==> flow/design.v <==
`timescale 1ns / 1ps
module ALU_ACC(
    input         clk,
    input         rst_n,
    input         C8,     
    input         C9,     
    input         C13,    
    input         C15,    
    input         C16,    
    input         C17,    
    input         C18,    
    input         C19,    
    input         C20,    
    input         C21,    
    input  [15:0] BR_out,
    output [15:0] ALU_out,
    output reg [3:0] ALUflags  
    );
    reg [15:0] ACC;
    assign ALU_out = ACC;
    wire signed [15:0] sACC = ACC;
    wire signed [15:0] sBR  = BR_out;
    wire signed [31:0] prod = sACC * sBR;
    wire [16:0] sum  = {1'b0, ACC} + {1'b0, BR_out};
    wire [16:0] diff = {1'b0, ACC} - {1'b0, BR_out};
    wire [15:0] quot = (BR_out == 16'b0) ? 16'hFFFF : ACC / BR_out;
    reg  [15:0] res;
    always @(*) begin
        if (C17)      res = ACC >> 1;
        else if (C18) res = ACC << 1;
        else if (C19) res = ACC & BR_out;
        else if (C20) res = ACC | BR_out;
        else          res = ~ACC;
    end
    always @(posedge clk or negedge rst_n) begin
        if (!rst_n) begin
            ACC      <= 16'b0;
            ALUflags <= 4'b0;
        end
        else begin
            if (C8) begin
                ACC      <= 16'b0;
                ALUflags <= {1'b1, 3'b0};
            end
            else if (C9) begin
                ACC <= sum[15:0];
                ALUflags[3] <= (sum[15:0] == 16'b0);
                ALUflags[2] <= sum[16];
                ALUflags[1] <= (ACC[15] == BR_out[15]) && (sum[15] != ACC[15]);
                ALUflags[0] <= sum[15];
            end
            else if (C13) begin
                ACC <= diff[15:0];
                ALUflags[3] <= (diff[15:0] == 16'b0);
                ALUflags[2] <= (ACC < BR_out);
                ALUflags[1] <= (ACC[15] != BR_out[15]) && (diff[15] != ACC[15]);
                ALUflags[0] <= diff[15];
            end
            else if (C15) begin
                ACC <= prod[15:0];
                ALUflags[3] <= (prod[15:0] == 16'b0);
                ALUflags[2] <= 1'b0;
                ALUflags[1] <= (prod[31:16] != {16{prod[15]}});
                ALUflags[0] <= prod[15];
            end
            else if (C16) begin
                ACC <= quot;
                ALUflags[3] <= (quot == 16'b0);
                ALUflags[2] <= 1'b0;
                ALUflags[1] <= 1'b0;
                ALUflags[0] <= quot[15];
            end
            else if (C17 | C18 | C19 | C20 | C21) begin
                ACC <= res;
                ALUflags[3] <= (res == 16'b0);
                ALUflags[2] <= 1'b0;
                ALUflags[1] <= 1'b0;
                ALUflags[0] <= res[15];
            end
        end
    end
endmodule
`timescale 1ns / 1ps
    module BR(
    input clk,
    input rst_n,
    input C7,
    input [15:0] MBR_out,
    output [15:0] BR_out
    );
    reg [15:0] BRr;
    assign BR_out = BRr;
    always@(posedge clk or negedge rst_n) begin
        if(!rst_n) begin
            BRr <= 16'b0;
        end
        else begin
            if(C7) begin
                BRr <= MBR_out;  
            end
            else begin
                BRr <= BRr;
            end
        end
    end
endmodule
`timescale 1ns / 1ps
module IR(
    input clk,
    input rst_n,
    input C4,
    input [15:0] MBR_out,
    output [7:0] IR_out
    );
    reg [7:0] IRr;
    assign IR_out = IRr;
    always@(posedge clk or negedge rst_n) begin
        if(!rst_n) begin
            IRr <= 8'b0;
        end
        else begin
            if(C4) begin
                IRr <= MBR_out[15:8];
            end
            else begin
                IRr <= IRr;
            end
        end
    end
endmodule
`timescale 1ns / 1ps
module MAR(
    input clk,
    input rst_n,
    input C5,
    input C10,
    input [15:0] MBR_out,
    input [7:0] PC_out,
    output [7:0] MAR_out_memory
    );
    reg [7:0] MARr;
    assign MAR_out_memory = MARr;
    always@(posedge clk or negedge rst_n) begin
        if(!rst_n) begin
            MARr <= 8'b0;
        end
        else begin
            if(C5) begin
                MARr <= MBR_out[7:0];
            end
            else if(C10) begin
                MARr <= PC_out;
            end
            else begin
                MARr <= MARr;
            end
        end
    end
endmodule
`timescale 1ns / 1ps
module MBR(
    input clk,
    input rst_n,
    input C3,
    input C11,
    input C12,
    input [15:0] ALU_out,
    input [15:0] MBR_in_memory,
    output [15:0] MBR_out,
    output reg [15:0] MBR_out_memory
    );
    reg [15:0] MBRr;
    assign MBR_out = MBRr;
    always@(posedge clk or negedge rst_n) begin
        if(!rst_n) begin
            MBRr <= 16'b0;
        end
        else begin
            if(C3) begin
                MBRr <= MBR_in_memory;
            end
            else if(C12) begin
                MBRr <= ALU_out;
            end
            else begin
                MBRr <= MBRr;
            end
            if(C11) begin
                MBR_out_memory <= MBRr;
            end
        end
    end
endmodule
`timescale 1ns / 1ps
module PC(
    input clk,
    input rst_n,
    input C6,
    input C14,
    input [15:0] MBR_out,
    output [7:0] PC_out
    );
    reg [7:0] PCr;
    assign PC_out = PCr;
    always@(posedge clk or negedge rst_n) begin
        if(!rst_n) begin
            PCr <= 8'b0;
        end
        else begin
            if(C14) begin
                PCr <= MBR_out[15:8];  
            end
            else if(C6) begin
                PCr <= PCr + 1'b1;  
            end
            else begin
                PCr <= PCr;
            end
        end
    end
endmodule
`timescale 1ns / 1ps
module bitcruncher_dp(
    input         clk,
    input         rst_n,
    input  [21:0] ctrl,             
    input  [15:0] MBR_in_memory,
    output [7:0]  MAR_out_memory,
    output [15:0] MBR_out_memory,
    output [7:0]  IR_out,
    output [3:0]  ALUflags
    );
    wire [21:0] Control_Signals = ctrl;
    wire [15:0] MBR_out;
    wire [15:0] BR_out;
    wire [15:0] ALU_out;
    wire [7:0]  PC_out;
    MAR u_MAR(
    .clk     ( clk     ),
    .rst_n   ( rst_n   ),
    .C5      ( Control_Signals[5]  ),
    .C10     ( Control_Signals[10] ),
    .MBR_out ( MBR_out ),
    .PC_out  ( PC_out  ),
    .MAR_out_memory ( MAR_out_memory )
    );
    MBR u_MBR(
    .clk           ( clk           ),
    .rst_n         ( rst_n         ),
    .C3            ( Control_Signals[3]  ),
    .C11           ( Control_Signals[11] ),
    .C12           ( Control_Signals[12] ),
    .ALU_out       ( ALU_out       ),
    .MBR_in_memory ( MBR_in_memory ),
    .MBR_out       ( MBR_out       ),
    .MBR_out_memory ( MBR_out_memory )
    );
    ALU_ACC u_ALU_ACC(
    .clk     ( clk     ),
    .rst_n   ( rst_n   ),
    .C8      ( Control_Signals[8]  ),
    .C9      ( Control_Signals[9]  ),
    .C13     ( Control_Signals[13] ),
    .C15     ( Control_Signals[15] ),
    .C16     ( Control_Signals[16] ),
    .C17     ( Control_Signals[17] ),
    .C18     ( Control_Signals[18] ),
    .C19     ( Control_Signals[19] ),
    .C20     ( Control_Signals[20] ),
    .C21     ( Control_Signals[21] ),
    .BR_out  ( BR_out  ),
    .ALU_out ( ALU_out ),
    .ALUflags ( ALUflags )
    );
    PC u_PC(
    .clk     ( clk     ),
    .rst_n   ( rst_n   ),
    .C6      ( Control_Signals[6]  ),
    .C14     ( Control_Signals[14] ),
    .MBR_out ( MBR_out ),
    .PC_out  ( PC_out  )
    );
    IR u_IR(
    .clk     ( clk     ),
    .rst_n   ( rst_n   ),
    .C4      ( Control_Signals[4] ),
    .MBR_out ( MBR_out ),
    .IR_out  ( IR_out  )
    );
    BR u_BR(
    .clk     ( clk     ),
    .rst_n   ( rst_n   ),
    .C7      ( Control_Signals[7] ),
    .MBR_out ( MBR_out ),
    .BR_out  ( BR_out  )
    );
endmodule
Settings: LEC_CHECK=0, CAP_MARGIN=5, CELL_PAD_IN_SITES_GLOBAL_PLACEMENT=1, CORE_ASPECT_RATIO=0.86, CORE_MARGIN=8, CORE_UTILIZATION=40, CTS_CLUSTER_DIAMETER=336, SETUP_SLACK_MARGIN=4.46, SLEW_MARGIN=25, TNS_END_PERCENT=35; clock period 40.0 ns.
run.sh (not shown) runs the stock make flow with config.mk's settings and CLKGATE_MAP_FILE=.
Next try:
- CAP_MARGIN: 5 -> 20
- CELL_PAD_IN_SITES_GLOBAL_PLACEMENT: 1 -> not set
- CORE_ASPECT_RATIO: 0.86 -> not set
- CORE_MARGIN: 8 -> 2
- CORE_UTILIZATION: 40 -> 58
- CTS_CLUSTER_DIAMETER: 336 -> not set
- SETUP_SLACK_MARGIN: 4.46 -> not set
- SLEW_MARGIN: 25 -> 20
- TNS_END_PERCENT: 35 -> not set
- clock period: 40.0 -> 35.5 ns (I/O delays scaled with it)
The new run ran to the end with no violations.
Register-to-register slack loses 3.9 ns.
Wire length went down by 12%.
Worst setup slack loses 3.9 ns.
Critical path depth rose by 1.
Design area falls by 1.5%.
Clock skew hardly moves.
Utilization came out higher by 19 points.
Area after synthesis is unchanged.
Global-route usage rises by 12 points.
Next try:
- CORE_UTILIZATION: 58 -> 40
- flip-flop count is unchanged
- clock skew increases by 0.0055 ns
- first-iteration DRC count decreases by 15%
Next try:
- CORE_MARGIN: 2 -> 8
- CTS_CLUSTER_DIAMETER: not set -> 336
- SLEW_MARGIN: 20 -> 40
- TNS_END_PERCENT: not set -> 85
- clock period: 35.5 -> 40.0 ns (I/O delays scaled with it)
Setup slack improves by 3.7 ns. Die size is higher by 10%. Synthesized cell count does not change. Final cell count increases by 0.33%. Sequential cell count does not change. Synthesized area stays the same. Hold slack gains 0.0066 ns. Utilization decreases by 0.46 points. Fmax came out lower by 2.3%.
